==> run Y <==
Design axi_gpio_expanded, start of the top module:
module axi_gpio_expanded
#(
    parameter C_ALL_INPUTS        = 0,             
    parameter C_ALL_OUTPUTS       = 0,             
    parameter C_GPIO_WIDTH        = 32,            
    parameter C_DOUT_DEFAULT      = 32'h00000000,  
    parameter C_TRI_DEFAULT       = 32'hFFFFFFFF,  
    parameter C_IS_DUAL           = 1,             
    parameter C_ALL_INPUTS_2      = 0,             
    parameter C_ALL_OUTPUTS_2     = 0,             
    parameter C_GPIO2_WIDTH       = 32,            
    parameter C_DOUT_DEFAULT_2    = 32'h00000000,  
    parameter C_TRI_DEFAULT_2     = 32'hFFFFFFFF,  
    parameter C_INTERRUPT_PRESENT = 1              
)
(
    input logic ACLK,     
    input logic ARESETn,  
    input  logic              [8:2] AWADDR,    
    input  logic              [2:0] AWPROT,    
    input  logic                    AWVALID,   
    output logic                    AWREADY,   
    input  logic             [31:0] WDATA,   
    input  logic              [3:0] WSTRB,   
    input  logic                    WVALID,  
    output logic                    WREADY,  
    output logic              [1:0] BRESP,   
    output logic                    BVALID,  
    input  logic                    BREADY,  
    input  logic              [8:2] ARADDR,    
    input  logic              [2:0] ARPROT,    
    input  logic                    ARVALID,   
    output logic                    ARREADY,   
    output logic             [31:0] RDATA,   
    output logic              [1:0] RRESP,   
    output logic                    RVALID,  
    input  logic                    RREADY,  
    output logic ip2intc_irpt,                    
    input  logic  [C_GPIO_WIDTH-1:0] gpio_io_i,   
    output logic  [C_GPIO_WIDTH-1:0] gpio_io_o,   
    output logic  [C_GPIO_WIDTH-1:0] gpio_io_t,   
    input  logic [C_GPIO2_WIDTH-1:0] gpio2_io_i,  
    output logic [C_GPIO2_WIDTH-1:0] gpio2_io_o,  
    output logic [C_GPIO2_WIDTH-1:0] gpio2_io_t   
);
export LEC_CHECK = 0
export ABC_AREA = 0
export CAP_MARGIN = 20
export CELL_PAD_IN_SITES_DETAIL_PLACEMENT = 0
export CELL_PAD_IN_SITES_GLOBAL_PLACEMENT = 0
export CORE_ASPECT_RATIO = 0.99
export CORE_MARGIN = 2
export CORE_UTILIZATION = 67
export CTS_CLUSTER_SIZE = 37
export GPL_ROUTABILITY_DRIVEN = 0
export GPL_TIMING_DRIVEN = 1
export MAX_ROUTING_LAYER = met5
export SLEW_MARGIN = 20
create_clock -name core_clock -period 1.87 [get_ports {ACLK}]
run.sh (not shown) runs the stock make flow with config.mk's settings and CLKGATE_MAP_FILE=.
==> run C (differences from run Y) <==
==> flow/config.mk (replaced) <==
export PLATFORM = sky130hd
export DESIGN_NAME = axi_gpio_expanded
export DESIGN_NICKNAME = axi_gpio_expanded
export VERILOG_FILES = /design/flow/design.v
export SDC_FILE = /design/flow/constraint.sdc
export NUM_CORES = 4
export LEC_CHECK = 0
export CAP_MARGIN = 20
export CORE_MARGIN = 2
export CORE_UTILIZATION = 40
export GPL_ROUTABILITY_DRIVEN = 0
export HOLD_SLACK_MARGIN = 0.2
export PLACE_DENSITY_LB_ADDON = 0.17
export SLEW_MARGIN = 20
==> flow/constraint.sdc (replaced) <==
create_clock -name core_clock -period 5.0 [get_ports {ACLK}]
set_input_delay 1.0000 -clock core_clock [delete_from_list [all_inputs] [get_ports {ACLK}]]
set_output_delay 1.0000 -clock core_clock [all_outputs]
set_load 0.01 [all_outputs]
==> comparison <==
- Run Y died in 5_1_grt. Run C completed without violations.
- Die area: run C is larger than run Y (about 65%).
- Synthesized area is the same in run Y and run C.
- In synthesized cell count, run C and run Y do not differ.
==> figures <==
Outcome: run C no timing/DRC/antenna violations; run Y did not finish
Stage where the flow stopped: run C -; run Y 5_1_grt
Post-detailed-placement cell area: run C 13700 um^2; run Y 14000 um^2
Rows: run C 59; run Y 45
Cells after DPL: run C 1639; run Y 1558
Floorplan core area: run C 26100 um^2; run Y 15400 um^2
Clock buffer count from CTS: run C 34; run Y 28
# resized after CTS: run C 0; run Y 71
Die footprint: run C 27800 um^2; run Y 16900 um^2
Worst slack, placed: run C 1.66 ns; run Y -0.535 ns
HPWL after DPL: run C 24100 um; run Y 25900 um
Post-CTS Setup Bufs: run C 0; run Y 1
Die width: run C 167 um; run Y 130 um
